try-cedar:
## top
module top(
        clk, reset, up, down, hsync, vsync, rgb, pmod_switch, pause_switch,
         MISO, SW, SS, MOSI, SCLK, LED, an, seg
    );
For scale: about 1600 cells after synthesis, roughly 260 flip-flops, roughly 41 I/O pins, roughly 14000 µm² of cells after synthesis.
export LEC_CHECK = 0
export CAP_MARGIN = 35
export CELL_PAD_IN_SITES_DETAIL_PLACEMENT = 0
export CORE_MARGIN = 2
export CORE_UTILIZATION = 72
export GPL_ROUTABILITY_DRIVEN = 0
export GPL_TIMING_DRIVEN = 1
export MIN_ROUTING_LAYER = met1
export SETUP_SLACK_MARGIN = -0.43
export SLEW_MARGIN = 0
create_clock -name core_clock -period 5.6 [get_ports {clk}]
run.sh (not shown) runs the stock make flow with config.mk's settings and CLKGATE_MAP_FILE=.
try-cedar | status: complete | timing, DRC, antenna: pass
What try-tundra does differently from try-cedar at the input level:
Settings: swapping 0 for 20 in SLEW_MARGIN; clearing GPL_TIMING_DRIVEN, which used to be 1; clearing SETUP_SLACK_MARGIN, which used to be -0.43; swapping 35 for 20 in CAP_MARGIN; putting PLACE_DENSITY at 0.38 where nothing was set; putting ABC_AREA at 1 where nothing was set; clearing MIN_ROUTING_LAYER, which used to be met1; clearing CELL_PAD_IN_SITES_DETAIL_PLACEMENT, which used to be 0; clearing GPL_ROUTABILITY_DRIVEN, which used to be 0; swapping 5.6 for 2.84 in the clock period (ns, I/O delays scaled along).
Notes after the runs:
- Summary across try-tundra and try-cedar: the single failing run is try-tundra.
- Completing all stages was not enough for try-tundra: its layout failed the final checks because of negative setup slack.
- Adder and majority gate portion of the synthesized area delta for try-tundra relative to try-cedar: 0.17 points lower
- Against try-cedar, met3 layer wire length in the routed design in try-tundra rose by more than a quarter.
- Die: try-tundra bigger than try-cedar
Setup changes, try-tundra to try-nickel
Settings: HOLD_SLACK_MARGIN newly set to -0.1; PLACE_DENSITY changed from 0.38 to 0.74; CTS_CLUSTER_SIZE newly set to 15; CTS_CLUSTER_DIAMETER newly set to 366; SETUP_SLACK_MARGIN newly set to 0.27.
Notes after the runs:
The flow for try-nickel finished, though final verification flagged negative setup slack.
Looking at beginning of the critical path, the pg.y_ball_reg[1]$_SDFFE_PP0P_ result is from try-tundra; the pg.y_ball_reg[2]$_SDFFE_PP0P_ one comes from try-nickel.
As far as relative area change from synthesis to final layout is concerned, try-nickel and try-tundra perform about the same.
The run showing the greater number of clock buffers in the layout is try-tundra.
Fraction of the mapped netlist area in simple logic gates came out exactly the same in try-tundra and try-nickel.
Changes in try-amber relative to try-nickel:
Settings: SETUP_SLACK_MARGIN no longer set, was 0.27; CTS_CLUSTER_DIAMETER no longer set, was 366; HOLD_SLACK_MARGIN no longer set, was -0.1; PLACE_DENSITY no longer set, was 0.74; ABC_AREA no longer set, was 1; CORE_UTILIZATION now 40, was 72; CTS_CLUSTER_SIZE no longer set, was 15; the clock period (ns, I/O delays scaled along) now 5.12, was 2.84.
[summary]
In try-amber the yosys stat chip area turned out 130 µm² lower than in try-nickel.
Diff try-amber and try-nickel: met1 usage higher in try-nickel
Delta (try-amber minus try-nickel): maximum VDD drop decreased by 220 µV relative to the old numbers, first-pass GRT wire length went down by 2.5 mm, register cell area after layout went down.
Between try-amber and try-nickel, cell internal power dissipation is higher for try-nickel, try-amber comes in under that.
Status for try-amber and try-nickel: clean finish in try-amber only
try-nickel: complete, dirty (negative setup slack)
On try-amber: final cell count is about 8% lower than what try-nickel gave.
Against try-nickel, post-layout net count in try-amber fell by more than 10%.
try-amber vs. try-nickel: combinational power decreased by 53% relative to the old numbers; power share of the combinational group -0.9 points.

Setup of job 7197:
top again, from the RTL that the note above started with.
Settings: LEC_CHECK=0, ABC_AREA=1, CAP_MARGIN=20, CORE_MARGIN=2, CORE_UTILIZATION=70, CTS_CLUSTER_DIAMETER=207, CTS_CLUSTER_SIZE=15, SETUP_SLACK_MARGIN=0.35, SLEW_MARGIN=20; clock period 2.84 ns.
No crash in job 7197: every stage finished, but the layout fails its final checks due to negative setup slack.
Input changes introduced in job 2610 (baseline for comparison: job 7197):
# job 7197
export LEC_CHECK = 0
export ABC_AREA = 1
export CAP_MARGIN = 20
export CORE_MARGIN = 2
export CORE_UTILIZATION = 70
export CTS_CLUSTER_DIAMETER = 207
export CTS_CLUSTER_SIZE = 15
export SETUP_SLACK_MARGIN = 0.35
export SLEW_MARGIN = 20
create_clock -name core_clock -period 2.84 [get_ports {clk}]
# job 2610
export LEC_CHECK = 0
export ABC_AREA = 1
export CAP_MARGIN = 20
export CORE_MARGIN = 2
export CORE_UTILIZATION = 72
export CTS_CLUSTER_DIAMETER = 366
export CTS_CLUSTER_SIZE = 15
export HOLD_SLACK_MARGIN = 0.3
export PLACE_DENSITY = 0.74
export SETUP_SLACK_MARGIN = 0.27
export SLEW_MARGIN = 20
create_clock -name core_clock -period 2.84 [get_ports {clk}]
--- outcome ---
- Job 2610 finished every stage; the final checks, however, were not passed, the failures being negative setup slack.
- In the reports for job 2610 and job 7197, the smaller final area belongs to job 2610.
- Compared to job 7197, job 2610 was floorplanned on a smaller die.
- The higher via count came out of job 7197.

top again, from the RTL that the note above started with.
Settings: LEC_CHECK=0, ABC_AREA=1, CAP_MARGIN=20, CORE_MARGIN=2, CORE_UTILIZATION=69, CTS_CLUSTER_DIAMETER=54, SETUP_SLACK_MARGIN=1.92, SLEW_MARGIN=20; clock period 7.81 ns.
Change:
ABC_AREA = not set   (was 1)
CORE_UTILIZATION = 40   (was 69)
CTS_CLUSTER_DIAMETER = not set   (was 54)
SETUP_SLACK_MARGIN = not set   (was 1.92)
clock period = 5.88 ns   (was 7.81 ns; I/O delays follow)
Global-route usage decreases by 13 points.
Setup slack is worse by 1.8 ns.
Design area is about the same.
Routed wire length decreases by 6.3%.
Sequential share of layout area barely changes.
Hold slack is better by 0.014 ns.
Clock skew stays flat.
Final cell count decreases by 6.3%.
Utilization decreases by 32 points.
Critical path depth increases by 9.
Change:
CORE_UTILIZATION = 17   (was 40)
clock period = 13.7 ns   (was 5.88 ns; I/O delays follow)
Register-to-register slack improved by 7.9 ns.
Worst hold slack is about the same.
Setup slack improved by 5.6 ns.
Die size increases by 130%.
Count of clock-buffer cells in the layout decreases by 6.
Sequential share of layout area decreases by 1.6 points.
Clock power decreases by about 60%.
Cell area increases by 4.9%.
Change:
CORE_UTILIZATION = 51   (was 17)
clock period = 5.12 ns   (was 13.7 ns; I/O delays follow)
Effect: Power rises to 2.8 times its value; setup slack got worse by 6.2 ns; sequential power rises to 2.7 times its value; design area falls by 4.6%; final cell count falls by about 27%; clock power rises to 3.0 times its value; wire length falls by about 2%; first-iteration DRC count rises by about 8%.

## run A
top again, from the RTL that the note above started with.
Design top, start of the top module:
module top(
        clk, reset, up, down, hsync, vsync, rgb, pmod_switch, pause_switch,
         MISO, SW, SS, MOSI, SCLK, LED, an, seg
    );
clock: 6.93 ns
lec_check: 0
cap_margin: 35
cell_pad_in_sites_detail_placement: 0
core_margin: 2
core_utilization: 72
cts_cluster_size: 79
gpl_routability_driven: 0
gpl_timing_driven: 1
min_routing_layer: met1
place_density_lb_addon: 0.01
slew_margin: 0
What run B does differently from run A at the input level:
Settings: a deleted GPL_TIMING_DRIVEN that had been 1; a change of PLACE_DENSITY_LB_ADDON from 0.01 to 0.29; a change of SLEW_MARGIN from 0 to 20; a deleted CTS_CLUSTER_SIZE that had been 79; an added ABC_AREA of 1; a deleted MIN_ROUTING_LAYER that had been met1; a change of CAP_MARGIN from 35 to 20; a deleted CELL_PAD_IN_SITES_DETAIL_PLACEMENT that had been 0; a deleted GPL_ROUTABILITY_DRIVEN that had been 0; a change of the clock period (ns, I/O delays scaled along) from 6.93 to 2.84.
## What came out
- Status run B: flow complete, layout not clean - negative setup slack
- Diff run A -> run B: share of the cycle needed by the critical path after routing went up by 46 points; measured slew at the worst slew-check pin saw a decrease; power increased by 4.3 mW relative to the old numbers; total wire length increased about 17%.
- Summary of run B over run A: total non-filler cell area in the finished layout shows an increase of about 6%; sequential share of layout area lost 1.7 points; maximum frequency higher.
[inputs] run C vs run B
Settings: PLACE_DENSITY_LB_ADDON: 0.29 -> unset; SETUP_SLACK_MARGIN: unset -> 0.46; the clock period (ns, I/O delays scaled along): 2.84 -> 3.11.
Findings:
Summary of run B and run C: one run falls short of a clean finish, namely run B. As of run C, achievable clock frequency had risen by a little under 10% compared to run B. Run B → run C: per-cell routed wire length down about 3%; final-report max-slew violation count flat.
Inputs modified between run C and run D:
Settings: SETUP_SLACK_MARGIN: 0.46 -> unset; ABC_AREA: 1 -> unset; CORE_UTILIZATION: 72 -> 64; the clock period (ns, I/O delays scaled along): 3.11 -> 5.14.
Notes after the runs:
Between run C and run D, the clock skew figures differ only marginally.
After synthesis and placement, the instance count of run D is below that of run C.
In the reports for run C and run D, the larger synthesized cell count belongs to run C.
Run D consumes less power than run C does.
The higher met3 layer wire length in the routed design came out of run C.

Starting RTL as in the previous note.
make LEC_CHECK=0 CAP_MARGIN=10 CELL_PAD_IN_SITES_DETAIL_PLACEMENT=2 CELL_PAD_IN_SITES_GLOBAL_PLACEMENT=1 CORE_ASPECT_RATIO=0.88 CORE_MARGIN=6 CORE_UTILIZATION=66 GPL_ROUTABILITY_DRIVEN=0 GPL_TIMING_DRIVEN=0 MIN_ROUTING_LAYER=met2 PLACE_DENSITY=0.38 SLEW_MARGIN=0 finish   # period 4.34 ns
The baseline did not get past global placement (GPL-0301).
Change:
Settings changed: ABC_AREA set to 0, CELL_PAD_IN_SITES_DETAIL_PLACEMENT 2 to 0, CELL_PAD_IN_SITES_GLOBAL_PLACEMENT 1 to 3, CORE_MARGIN 6 to 4, CTS_CLUSTER_SIZE set to 21, HOLD_SLACK_MARGIN set to 0.08, MAX_ROUTING_LAYER set to met5, PLACE_DENSITY 0.38 to not set, PLACE_DENSITY_LB_ADDON set to 0.0, SETUP_SLACK_MARGIN set to -0.19, TNS_END_PERCENT set to 15.
The changed run died in global placement without I/O with FLW-0024.
Area after synthesis stays the same.
Synthesized cell count stays the same.
Die area shrinks by 5.0%.
Change:
Settings changed: ABC_AREA 0 to not set, CAP_MARGIN 10 to 35, CELL_PAD_IN_SITES_GLOBAL_PLACEMENT 3 to not set, CORE_ASPECT_RATIO 0.88 to not set, CORE_MARGIN 4 to 6, CORE_UTILIZATION 66 to 65, CTS_CLUSTER_SIZE 21 to not set, GPL_TIMING_DRIVEN 0 to 1, HOLD_SLACK_MARGIN 0.08 to not set, MAX_ROUTING_LAYER met5 to not set, MIN_ROUTING_LAYER met2 to met1, PLACE_DENSITY set to 0.38, PLACE_DENSITY_LB_ADDON 0.0 to not set, SETUP_SLACK_MARGIN -0.19 to not set, TNS_END_PERCENT 15 to not set.
Clock period 4.34 ns to 7.53 ns, I/O delays scaled along.
Now the flow passed the timing, DRC and antenna checks.
Synthesized cell count stays the same.
Synthesized area does not change.
Die size rises by 6.8%.
Change:
Settings changed: CORE_ASPECT_RATIO set to 1.39, CORE_MARGIN 6 to 2, CORE_UTILIZATION 65 to 72, CTS_CLUSTER_SIZE set to 79, PLACE_DENSITY 0.38 to not set, PLACE_DENSITY_LB_ADDON set to 0.01.
Clock period 7.53 ns to 6.75 ns, I/O delays scaled along.
The new run ran to the end with no violations.
Wire length rose by a few percent.
Hold slack is about the same.
Via count rises by a few percent.
Die size drops by about a fifth.
Fmax hardly moves.
Power and IR drop assume default switching activity.
